==> inputs of run a <==
==> flow/design.v <==
`timescale 1ns / 1ps
module complex_multiplier#(parameter INPUT_DATA_WIDTH = 16)
    (
        input  wire                                    i_clk,
        input  wire                                    i_rst,
        input  wire signed [INPUT_DATA_WIDTH-1:0]      i_real_h,
        input  wire signed [INPUT_DATA_WIDTH-1:0]      i_imag_h,
        input  wire signed [INPUT_DATA_WIDTH-1:0]      i_real_y,
        input  wire signed [INPUT_DATA_WIDTH-1:0]      i_imag_y,
        output reg  signed [INPUT_DATA_WIDTH*2:0]      o_real,
        output reg  signed [INPUT_DATA_WIDTH*2:0]      o_imag
    );
    reg signed [INPUT_DATA_WIDTH*2-1:0] ac;
    reg signed [INPUT_DATA_WIDTH*2-1:0] ad;
    reg signed [INPUT_DATA_WIDTH*2-1:0] cb;
    reg signed [INPUT_DATA_WIDTH*2-1:0] bd;
    always@(posedge i_clk) begin
        if(i_rst)begin
            o_real <= 0;
            o_imag <= 0;
            ac     <= 0;
            ad     <= 0;
            cb     <= 0;
            bd     <= 0;
        end         
        else begin
            ac <= i_real_h * i_real_y;
            ad <= i_real_h * i_imag_y;
            cb <= i_real_y * i_imag_h;
            bd <= i_imag_h * i_imag_y;
            o_real <= ac - bd;
            o_imag <= ad + cb;
        end
    end
endmodule
==> flow/run.sh <==
#!/bin/bash
# the make line also repeats each setting of config.mk as NAME=value (left out here)
make -C /OpenROAD-flow-scripts/flow DESIGN_CONFIG=/design/flow/config.mk WORK_HOME=/design/flow/orfs CLKGATE_MAP_FILE= finish
==> flow/config.mk <==
export PLATFORM = sky130hd
export DESIGN_NAME = complex_multiplier
export DESIGN_NICKNAME = complex_multiplier
export VERILOG_FILES = /design/flow/design.v
export SDC_FILE = /design/flow/constraint.sdc
export NUM_CORES = 4
export LEC_CHECK = 0
export ABC_AREA = 1
export CAP_MARGIN = 5
export CELL_PAD_IN_SITES_GLOBAL_PLACEMENT = 0
export CORE_ASPECT_RATIO = 0.92
export CORE_MARGIN = 2
export CORE_UTILIZATION = 72
export CTS_CLUSTER_DIAMETER = 93
export CTS_CLUSTER_SIZE = 39
export PLACE_DENSITY = 0.64
export SETUP_SLACK_MARGIN = -0.33
export SLEW_MARGIN = 5
==> flow/constraint.sdc <==
create_clock -name core_clock -period 3.61 [get_ports {i_clk}]
set_input_delay 0.7220 -clock core_clock [delete_from_list [all_inputs] [get_ports {i_clk}]]
set_output_delay 0.7220 -clock core_clock [all_outputs]
set_load 0.01 [all_outputs]
==> inputs of run b, as changes to run a <==
==> flow/config.mk (replaced) <==
export PLATFORM = sky130hd
export DESIGN_NAME = complex_multiplier
export DESIGN_NICKNAME = complex_multiplier
export VERILOG_FILES = /design/flow/design.v
export SDC_FILE = /design/flow/constraint.sdc
export NUM_CORES = 4
export LEC_CHECK = 0
export CAP_MARGIN = 20
export CORE_MARGIN = 2
export CORE_UTILIZATION = 65
export MAX_ROUTING_LAYER = met4
export SLEW_MARGIN = 20
==> flow/constraint.sdc (replaced) <==
create_clock -name core_clock -period 6.89 [get_ports {i_clk}]
set_input_delay 1.3780 -clock core_clock [delete_from_list [all_inputs] [get_ports {i_clk}]]
set_output_delay 1.3780 -clock core_clock [all_outputs]
set_load 0.01 [all_outputs]
==> impl_metrics.json <==
{
  "status": "failed layout checks",
  "so_faults": "setup timing",
  "synthXorXnorAreaFrac": 0.0297,
  "chipArea_um2": 74700,
  "use_met3": 0.0697,
  "setup_viol": 2,
  "worst_slack_ns": -0.0448,
  "cts-resized-gates": 305,
  "track_usage": 0.396,
  "fa_ha_area_frac": 0.550,
  "topCellsByArea": "fa_1 45%, ha_1 10%, inv_1 9.6%"
}
Source of the figures above: run b

==> impl_metrics.json <==
{
  "error": "[ERROR GRT-0116] Global routing finished with congestion. Check the congestion regions in the DRC Viewer.",
  "haltStage": "5_1_grt",
  "fa_ha_area_frac": 0.495,
  "cts-resized-gates": 1391,
  "topCellsByArea": "fa_1 40%, inv_1 15%, nand2_1 15%",
  "status": "did not finish"
}
Source of the figures above: run a


--- another note on this design; it stands on its own ---

==> inputs of 07-06 <==
==> flow/design.v (excerpt) <==
module complex_multiplier#(parameter INPUT_DATA_WIDTH = 16)
    (
        input  wire                                    i_clk,
        input  wire                                    i_rst,
        input  wire signed [INPUT_DATA_WIDTH-1:0]      i_real_h,
        input  wire signed [INPUT_DATA_WIDTH-1:0]      i_imag_h,
        input  wire signed [INPUT_DATA_WIDTH-1:0]      i_real_y,
        input  wire signed [INPUT_DATA_WIDTH-1:0]      i_imag_y,
        output reg  signed [INPUT_DATA_WIDTH*2:0]      o_real,
        output reg  signed [INPUT_DATA_WIDTH*2:0]      o_imag
    );
clock: 5.4 ns
lec_check: 0
abc_area: 1
cap_margin: 20
core_margin: 2
core_utilization: 72
cts_cluster_diameter: 248
cts_cluster_size: 96
hold_slack_margin: 0.29
place_density: 0.42
slew_margin: 20
tns_end_percent: 15
run.sh (not shown) runs the stock make flow with config.mk's settings and CLKGATE_MAP_FILE=.
==> inputs of 06-24, as changes to 07-06 <==
==> flow/config.mk (replaced) <==
export PLATFORM = sky130hd
export DESIGN_NAME = complex_multiplier
export DESIGN_NICKNAME = complex_multiplier
export VERILOG_FILES = /design/flow/design.v
export SDC_FILE = /design/flow/constraint.sdc
export NUM_CORES = 4
export LEC_CHECK = 0
export CAP_MARGIN = 20
export CORE_MARGIN = 2
export CORE_UTILIZATION = 42
export SLEW_MARGIN = 20
==> flow/constraint.sdc (replaced) <==
create_clock -name core_clock -period 9.0 [get_ports {i_clk}]
set_input_delay 1.8000 -clock core_clock [delete_from_list [all_inputs] [get_ports {i_clk}]]
set_output_delay 1.8000 -clock core_clock [all_outputs]
set_load 0.01 [all_outputs]
==> inputs of 09-14, as changes to 07-06 <==
==> flow/config.mk (replaced) <==
export PLATFORM = sky130hd
export DESIGN_NAME = complex_multiplier
export DESIGN_NICKNAME = complex_multiplier
export VERILOG_FILES = /design/flow/design.v
export SDC_FILE = /design/flow/constraint.sdc
export NUM_CORES = 4
export LEC_CHECK = 0
export CAP_MARGIN = 30
export CORE_MARGIN = 2
export CORE_UTILIZATION = 72
export MAX_ROUTING_LAYER = met4
export PLACE_DENSITY_LB_ADDON = 0.01
export SLEW_MARGIN = 20
==> flow/constraint.sdc (replaced) <==
create_clock -name core_clock -period 6.89 [get_ports {i_clk}]
set_input_delay 1.3780 -clock core_clock [delete_from_list [all_inputs] [get_ports {i_clk}]]
set_output_delay 1.3780 -clock core_clock [all_outputs]
set_load 0.01 [all_outputs]
==> results.json <==
{
  "status": "timing/DRC/antenna clean",
  "postCtsSetupRepairBufs": 0,
  "use_met3_pct": 2.51,
  "row_count": 122,
  "met1_usage_pct": 32.0,
  "coreArea_um2": 111000,
  "overflow": 0,
  "netlist_top_cells_count": "inv_1, fa_1, nand2_1",
  "adder_share_pct": 55.0,
  "ys_sh_xor_pct": 2.97,
  "pre_cts_ws_ns": 0.282
}
[end of results for 06-24]
==> results.json <==
{
  "status": "aborted with a tool error",
  "lastStage": "global routing",
  "firstError": "[ERROR GRT-0116] Global routing finished with congestion. Check the congestion regions in the DRC Viewer.",
  "row_count": 98,
  "adder_share_pct": 49.5,
  "netlist_top_cells_count": "inv_1, nand2_1, fa_1",
  "met1_usage_pct": 88.4,
  "coreArea_um2": 71700,
  "postCtsSetupRepairBufs": 196,
  "use_met3_pct": 83.7,
  "grt_use_met2_pct": 102,
  "ys_ff": 194,
  "cts_made_buffers": 17,
  "ys_sh_xor_pct": 0.151,
  "overflow": 1500
}
[end of results for 07-06]
==> results.json <==
{
  "status": "finished with violations",
  "clockBufferCount": 18,
  "row_count": 93,
  "met1_usage_pct": 57.0,
  "setup_viol_count_final": 39,
  "fin_ws_ns": -0.895,
  "relSlewSlack_pct": 27.1,
  "path_buffers": 7,
  "netlist_top_cells_count": "inv_1, fa_1, nand2_1",
  "failed_checks": "negative setup slack",
  "use_met3_pct": 11.6,
  "coreArea_um2": 64600,
  "ys_sh_xor_pct": 2.97,
  "netlist_area_um2": 47200,
  "pre_cts_ws_ns": -1.23
}
[end of results for 09-14]
